==> run D: inputs <==
// mdc
module mdc (clk, rst_n, start, A, B, out, done);
input clk, rst_n, start;
input [7:0] A, B;
output reg [7:0] out;
output reg done;
reg [1:0] state;
reg [7:0] A_aux, B_aux;
localparam IDLE = 2'b00;
localparam SUBTRACT = 2'b01;
localparam FINISHED = 2'b10;
always @(posedge clk or negedge rst_n) begin
    if (!rst_n) begin
        state <= IDLE;
        out <= 0;
        done <= 0;
    end else begin
        done <= 0;
        case (state)
            IDLE: begin
                state <= IDLE;
                if (start) begin
                    state <= SUBTRACT;
                    A_aux <= A;
                    B_aux <= B;
                end
            end
            SUBTRACT: begin
                state <= SUBTRACT;
                if (A_aux > B_aux)
                    A_aux <= A_aux - B_aux;
                else if (B_aux > A_aux)
                    B_aux <= B_aux - A_aux;
                else
                    state <= FINISHED;
            end
            FINISHED: begin
                state <= IDLE;
                done <= 1;
                out <= A_aux;
            end
            default: state <= IDLE;
        endcase
    end
end
endmodule
clock: 2.46 ns
lec_check: 0
abc_area: 1
cap_margin: 20
core_margin: 2
core_utilization: 68
cts_buf_list: sky130_fd_sc_hd__clkbuf_16
cts_cluster_diameter: 400
cts_cluster_size: 100
place_density: 0.86
setup_slack_margin: 0.37
slew_margin: 20
run.sh (not shown) runs the stock make flow with config.mk's settings and CLKGATE_MAP_FILE=.
==> run P (differences from run D) <==
ABC_AREA = default   (was 1)
CORE_UTILIZATION = 40   (was 68)
CTS_CLUSTER_DIAMETER = default   (was 400)
CTS_CLUSTER_SIZE = default   (was 100)
PLACE_DENSITY = default   (was 0.86)
SETUP_SLACK_MARGIN = default   (was 0.37)
==> flow/constraint.sdc (replaced) <==
create_clock -name core_clock -period 4.0 [get_ports {clk}]
set_input_delay 0.8000 -clock core_clock [delete_from_list [all_inputs] [get_ports {clk}]]
set_output_delay 0.8000 -clock core_clock [all_outputs]
set_load 0.01 [all_outputs]
==> flow_summary.yaml <==
# synthesis and place-and-route metrics
power_and_ir_drop:
  comb_power_share_pct: 54.5
  p_seq_uw: 537
  vdd_drop_max_mv: 0.339
critical_path:
  critical-path-top-delay-family: "AND-OR/OR-AND gates"
floorplan:
  rows: 25
drt:
  dr.first_iter.drc_count: 125
  routed_via_density: 5.23
  avgRoutedWirePerCell_um: 14.9
synth:
  syn_inst: 205
  yosys-stat-cells: 205
  syn_nets: 242
status:
  status: "finished clean"
final_timing:
  max_slew_margin_pct: 44.6
grt:
  grt_usage_pct: 17.0
Source of the figures above: run P

==> flow_summary.yaml <==
# synthesis and place-and-route metrics
drt:
  dr.first_iter.drc_count: 172
  routed_via_density: 6.16
  avgRoutedWirePerCell_um: 19.1
critical_path:
  critical-path-top-delay-family: "simple AND/OR/NAND/NOR gates"
power_and_ir_drop:
  p_seq_uw: 850
  comb_power_share_pct: 59.5
final_timing:
  max_slew_margin_pct: 65.5
status:
  status: "finished clean"
floorplan:
  rows: 19
grt:
  met2_usage_pct: 54.5
synth:
  syn_nets: 283
Source of the figures above: run D



==> inputs of trial 49 <==
==> flow/design.v <==
module mdc (clk, rst_n, start, A, B, out, done);
input clk, rst_n, start;
input [7:0] A, B;
output reg [7:0] out;
output reg done;
reg [1:0] state;
reg [7:0] A_aux, B_aux;
localparam IDLE = 2'b00;
localparam SUBTRACT = 2'b01;
localparam FINISHED = 2'b10;
always @(posedge clk or negedge rst_n) begin
    if (!rst_n) begin
        state <= IDLE;
        out <= 0;
        done <= 0;
    end else begin
        done <= 0;
        case (state)
            IDLE: begin
                state <= IDLE;
                if (start) begin
                    state <= SUBTRACT;
                    A_aux <= A;
                    B_aux <= B;
                end
            end
            SUBTRACT: begin
                state <= SUBTRACT;
                if (A_aux > B_aux)
                    A_aux <= A_aux - B_aux;
                else if (B_aux > A_aux)
                    B_aux <= B_aux - A_aux;
                else
                    state <= FINISHED;
            end
            FINISHED: begin
                state <= IDLE;
                done <= 1;
                out <= A_aux;
            end
            default: state <= IDLE;
        endcase
    end
end
endmodule
==> flow/run.sh <==
#!/bin/bash
# the make line also repeats each setting of config.mk as NAME=value (left out here)
make -C /OpenROAD-flow-scripts/flow DESIGN_CONFIG=/design/flow/config.mk WORK_HOME=/design/flow/orfs CLKGATE_MAP_FILE= finish
==> flow/config.mk <==
export PLATFORM = sky130hd
export DESIGN_NAME = mdc
export DESIGN_NICKNAME = mdc
export VERILOG_FILES = /design/flow/design.v
export SDC_FILE = /design/flow/constraint.sdc
export NUM_CORES = 4
export LEC_CHECK = 0
export ABC_AREA = 1
export CAP_MARGIN = 20
export CORE_MARGIN = 2
export CORE_UTILIZATION = 72
export CTS_BUF_LIST = sky130_fd_sc_hd__clkbuf_16
export SLEW_MARGIN = 20
==> flow/constraint.sdc <==
create_clock -name core_clock -period 2.27 [get_ports {clk}]
set_input_delay 0.4540 -clock core_clock [delete_from_list [all_inputs] [get_ports {clk}]]
set_output_delay 0.4540 -clock core_clock [all_outputs]
set_load 0.01 [all_outputs]
==> build 73: changes against trial 49 <==
- CORE_ASPECT_RATIO: unset -> 1.32
- CORE_UTILIZATION: 72 -> 69
- SETUP_SLACK_MARGIN: unset -> -0.12
==> flow/constraint.sdc (replaced) <==
create_clock -name core_clock -period 2.17 [get_ports {clk}]
set_input_delay 0.4340 -clock core_clock [delete_from_list [all_inputs] [get_ports {clk}]]
set_output_delay 0.4340 -clock core_clock [all_outputs]
set_load 0.01 [all_outputs]
==> trial 77: changes against trial 49 <==
- ABC_AREA: 1 -> unset
- CORE_UTILIZATION: 72 -> 65
- HOLD_SLACK_MARGIN: unset -> -0.1
==> flow/constraint.sdc (replaced) <==
create_clock -name core_clock -period 2.16 [get_ports {clk}]
set_input_delay 0.4320 -clock core_clock [delete_from_list [all_inputs] [get_ports {clk}]]
set_output_delay 0.4320 -clock core_clock [all_outputs]
set_load 0.01 [all_outputs]
==> summary of the runs <==
Build 73 produced a layout that fails on negative setup slack. Trial 77 finished but failed the layout checks on negative setup slack. Trial 49 ended with an error in 5_1_grt, error GRT-0232.
Between build 73 and trial 77, the lower setup slack is in trial 77 (gap 0.097 ns).
Between build 73 and trial 77, the lower via count is in build 73 (gap about 10%, measured against trial 77).
Of trial 77 and build 73, trial 77 has the higher area after synthesis (gap 4.8%, measured against build 73).
Critical path depth: build 73 is higher than trial 77 (1).
Against build 73, the worst hold slack of trial 77 is better by 0.031 ns.
Against build 73, the fmax of trial 77 is lower by 3.7%.
Between build 73 and trial 77, the lower non-clock buffer count is in build 73 (gap 23).
==> figures <==
Final hold slack: trial 77 0.524 ns; build 73 0.493 ns; trial 49 -
CORE AREA: trial 77 2980 um2; build 73 2570 um2; trial 49 2480 um2
Routed length on met3: trial 77 807 um; build 73 562 um; trial 49 -
# Post-CTS Setup Buffers: trial 77 2; build 73 0; trial 49 0
Setup violations, final: trial 77 21; build 73 16; trial 49 -
Post-synth top area share: trial 77 24.3%; build 73 25.4%; trial 49 25.4%
Yosys cell types: trial 77 38; build 73 20; trial 49 20
Net count reported at finish: trial 77 294; build 73 316; trial 49 -
Status: trial 77 complete, but fails checks; build 73 complete, but fails checks; trial 49 aborted with a tool error
Failing step: trial 77 -; build 73 -; trial 49 5_1_grt
Layout check failures: trial 77 negative setup slack; build 73 negative setup slack; trial 49 -
Vias per inst: trial 77 7.20; build 73 6.03; trial 49 -
Max cap viols: trial 77 0; build 73 0; trial 49 -
Post_cts resized: trial 77 8; build 73 0; trial 49 3
Critical path data required time: trial 77 2.16 ns; build 73 2.15 ns; trial 49 -
First drt pass iteration count: trial 77 6; build 73 6; trial 49 -
Delay of the slowest cell on the worst path: trial 77 0.43 ns; build 73 0.45 ns; trial 49 -
Post-synthesis cell area: trial 77 1980 um2; build 73 1890 um2; trial 49 1890 um2


==> run R <==
Starts from the design.v that is shown in full above.
clock: 4.0 ns
lec_check: 0
cap_margin: 20
core_aspect_ratio: 0.5
core_margin: 2
core_utilization: 69
cts_buf_list: sky130_fd_sc_hd__clkbuf_16
slew_margin: 20
tns_end_percent: 15
==> run H (differences from run R) <==
- CORE_ASPECT_RATIO: 0.5 -> not set
- CORE_UTILIZATION: 69 -> 68
- CTS_CLUSTER_SIZE: not set -> 23
- TNS_END_PERCENT: 15 -> not set
==> flow/constraint.sdc (replaced) <==
create_clock -name core_clock -period 2.16 [get_ports {clk}]
set_input_delay 0.4320 -clock core_clock [delete_from_list [all_inputs] [get_ports {clk}]]
set_output_delay 0.4320 -clock core_clock [all_outputs]
set_load 0.01 [all_outputs]
==> comparison table <==
quantity	run R	run H
Number of rows created at floorplan	13	19
H-Tree Level Count	1	1
Placement Setup Slack	1.20 ns	-0.101 ns
Post-DP HPWL	3.81 mm	4.33 mm
Count of hold buffers inserted by post-cts repair	0	0
Status	finished clean	stopped before the end
Stage where the flow stopped	-	global routing
Synthesized-area fraction occupied by and/or/nand/nor cells	0.146	0.146
Number of instances resized during post-cts repair	0	14
Synth Area in Adders	0.121	0.121
DIE HEIGHT	41.9 um	58.0 um
Count of flip-flops with a built-in enable after synthesis	16	16
Gp weighted congestion	0.898	0.924
I/O Pins	28	28
Die Wd	79.7 um	58.0 um
Die ar.	3340 um2	3360 um2
Area of the core	2670 um2	2760 um2
Synth top cell by count	sky130_fd_sc_hd__inv_1	sky130_fd_sc_hd__inv_1
# placed instances	261	279
Share of the synthesized netlist area taken by xor and xnor gates	0.00885	0.00885
Cell area after synthesis	1980 um2	1980 um2
Count of distinct cell types in the synthesized netlist	38	38
Tally of yosys warning messages	1	1
Placed standard-cell area	2260 um2	2480 um2
Pre-placement core utilization	0.742	0.718


==> v14: inputs <==
Starts from the design.v that is shown in full above.
Settings: LEC_CHECK=0, CAP_MARGIN=15, CORE_MARGIN=10, CORE_UTILIZATION=43, CTS_BUF_LIST=sky130_fd_sc_hd__clkbuf_16, GPL_ROUTABILITY_DRIVEN=0, HOLD_SLACK_MARGIN=0.23, PLACE_DENSITY_LB_ADDON=0.1, SLEW_MARGIN=15, TNS_END_PERCENT=40; clock period 4.0 ns.
==> v1 (differences from v14) <==
- CORE_ASPECT_RATIO: default -> 0.59
- CORE_MARGIN: 10 -> 4
- CTS_CLUSTER_DIAMETER: default -> 304
- GPL_TIMING_DRIVEN: default -> 0
- PLACE_DENSITY_LB_ADDON: 0.1 -> 0.14
==> v2 (differences from v14) <==
- CAP_MARGIN: 15 -> 20
- CORE_MARGIN: 10 -> 2
- CORE_UTILIZATION: 43 -> 59
- GPL_ROUTABILITY_DRIVEN: 0 -> default
- HOLD_SLACK_MARGIN: 0.23 -> default
- PLACE_DENSITY_LB_ADDON: 0.1 -> default
- SLEW_MARGIN: 15 -> 20
- TNS_END_PERCENT: 40 -> default
==> flow/constraint.sdc (replaced) <==
create_clock -name core_clock -period 1.86 [get_ports {clk}]
set_input_delay 0.3720 -clock core_clock [delete_from_list [all_inputs] [get_ports {clk}]]
set_output_delay 0.3720 -clock core_clock [all_outputs]
set_load 0.01 [all_outputs]
==> reports/README.md <==
| Metric | Reported |
| --- | --- |
| Shortest period the worst path allows | 2.93 ns |
| Multi-input logic portion of the cell area | 43.6% |
| Biggest cell delay along the critical path | 0.80 ns |
| Largest cell class by area | logic gates |
| Status | complete, no violations |
| Comb power frac | 56.1% |
| Residual overflow from global routing | 0 |
| Headroom to the max-slew limit | 34.7% |
| Count of max-cap constraint violations | 0 |
| Worst setup path startpoint | A_aux[0] |
| Setup repair after global routing missed its margin | no |
| Slew Limit Fails | 0 |
the above is filed under v1

==> reports/README.md <==
| Metric | Reported |
| --- | --- |
| Status | aborted with a tool error |
| Exit stage | 5_1_grt |
| Error message | [ERROR DPL-0033] detailed placement checks failed during check placement. |
| Post_cts resized | 25 |
| Detailed Place HPWL | 4300 um |
| Post-synthesis share of cell area spent on full adders, half adders and majority gates | 12.1% |
| Area share of the leading cell type in the synthesized netlist | 24.3% |
| Share of synthesized area occupied by flip-flops and latches | 39.5% |
| Net count after synthesis | 242 |
| RePlAce Congestion | 0.947 |
| Yosys chip area | 1980 sq um |
| Main combinational cell family by area after synthesis | AND-OR/OR-AND gates |
| Placement row count | 21 |
| Placed Cells incl. Taps | 312 |
| Setup Fix Bufs, Post-CTS | 7 |
the above is filed under v2

==> reports/README.md <==
| Metric | Reported |
| --- | --- |
| Starting DRT DRC Count | 69 |
| Slew Limit Fails | 0 |
| Count of fill cells added during filler insertion | 398 |
| PnR worst setup slack | 1.26 ns |
| Critical path, cell by cell | inv_1, ha_1, fa_1, nand2b_1, a211oi_1, o31ai_1, a21oi_1 |
| Multi-input logic portion of the cell area | 44.9% |
| Comb power frac | 53.7% |
| Setup TNS after final layout | 0 ns |
| Largest cell class by area | logic gates |
| Largest buffer count on any clock path | 2 |
| Number of nets still failing antenna checks after routing | 0 |
| Setup repair after global routing missed its margin | no |
| Placed cell area | 2280 sq um |
| Number of cells on the critical path | 7 |
| CTS buffer count | 3 |
| Residual overflow from global routing | 0 |
| Headroom to the max-slew limit | 49.8% |
| Count of max-cap constraint violations | 0 |
| Status | complete, no violations |
the above is filed under v14



==> quartz: inputs <==
RTL: the design.v shown in full above, as it stands there.
==> flow/config.mk <==
export PLATFORM = sky130hd
export DESIGN_NAME = mdc
export DESIGN_NICKNAME = mdc
export VERILOG_FILES = /design/flow/design.v
export SDC_FILE = /design/flow/constraint.sdc
export NUM_CORES = 4
export LEC_CHECK = 0
export CAP_MARGIN = 0
export CORE_MARGIN = 2
export CORE_UTILIZATION = 66
export CTS_BUF_LIST = sky130_fd_sc_hd__clkbuf_16
export SLEW_MARGIN = 20
==> flow/constraint.sdc <==
create_clock -name core_clock -period 2.2 [get_ports {clk}]
set_input_delay 0.4400 -clock core_clock [delete_from_list [all_inputs] [get_ports {clk}]]
set_output_delay 0.4400 -clock core_clock [all_outputs]
set_load 0.01 [all_outputs]
==> indigo (differences from quartz) <==
- CAP_MARGIN: 0 -> 20
- CORE_UTILIZATION: 66 -> 68
- CTS_CLUSTER_SIZE: unset -> 21
==> flow/constraint.sdc (replaced) <==
create_clock -name core_clock -period 2.15 [get_ports {clk}]
set_input_delay 0.4300 -clock core_clock [delete_from_list [all_inputs] [get_ports {clk}]]
set_output_delay 0.4300 -clock core_clock [all_outputs]
set_load 0.01 [all_outputs]
==> harbor (differences from quartz) <==
- CAP_MARGIN: 0 -> 20
- CORE_UTILIZATION: 66 -> 40
- GPL_ROUTABILITY_DRIVEN: unset -> 0
- PLACE_DENSITY_LB_ADDON: unset -> 0.0
==> flow/constraint.sdc (replaced) <==
create_clock -name core_clock -period 4.0 [get_ports {clk}]
set_input_delay 0.8000 -clock core_clock [delete_from_list [all_inputs] [get_ports {clk}]]
set_output_delay 0.8000 -clock core_clock [all_outputs]
set_load 0.01 [all_outputs]
==> results <==
Status: quartz aborted with a tool error; indigo aborted with a tool error; harbor no timing/DRC/antenna violations
Stage where the flow stopped: quartz clock tree synthesis; indigo global routing; harbor -
Post-CTS Hold Buffers: quartz -; indigo 0; harbor 0
Cell Rows: quartz 19; indigo 19; harbor 25
Cells resized by post-CTS repair: quartz -; indigo 11; harbor 0
Fraction of the core area occupied by cells at floorplan: quartz 0.706; indigo 0.718; harbor 0.416
Die area: quartz 0.00345 mm^2; indigo 0.00336 mm^2; harbor 0.00553 mm^2
Pre-CTS setup slack: quartz -99.7 ps; indigo -131 ps; harbor 1180 ps
Number of instances in the placed design: quartz 275; indigo 276; harbor 292
Maximum buffer depth of the clock tree: quartz -; indigo 2; harbor 2
Number of buffers created by CTS: quartz -; indigo 3; harbor 3
Root buffer cell: quartz -; indigo sky130_fd_sc_hd__clkbuf_16; harbor sky130_fd_sc_hd__clkbuf_16
Area of placed instances: quartz 0.00244 mm^2; indigo 0.00247 mm^2; harbor 0.00230 mm^2
Die Y: quartz 58.8 um; indigo 58.0 um; harbor 74.3 um
Core ar.: quartz 0.00281 mm^2; indigo 0.00276 mm^2; harbor 0.00475 mm^2
TritonCTS sink count: quartz -; indigo 28; harbor 28
Final HPWL from detailed placement: quartz 4010 um; indigo 4590 um; harbor 3540 um
Buffer count from post-CTS setup fixing: quartz -; indigo 6; harbor 0
Level count of the clock H-tree: quartz -; indigo 1; harbor 1
Power is estimated from default activity; no workload was simulated.
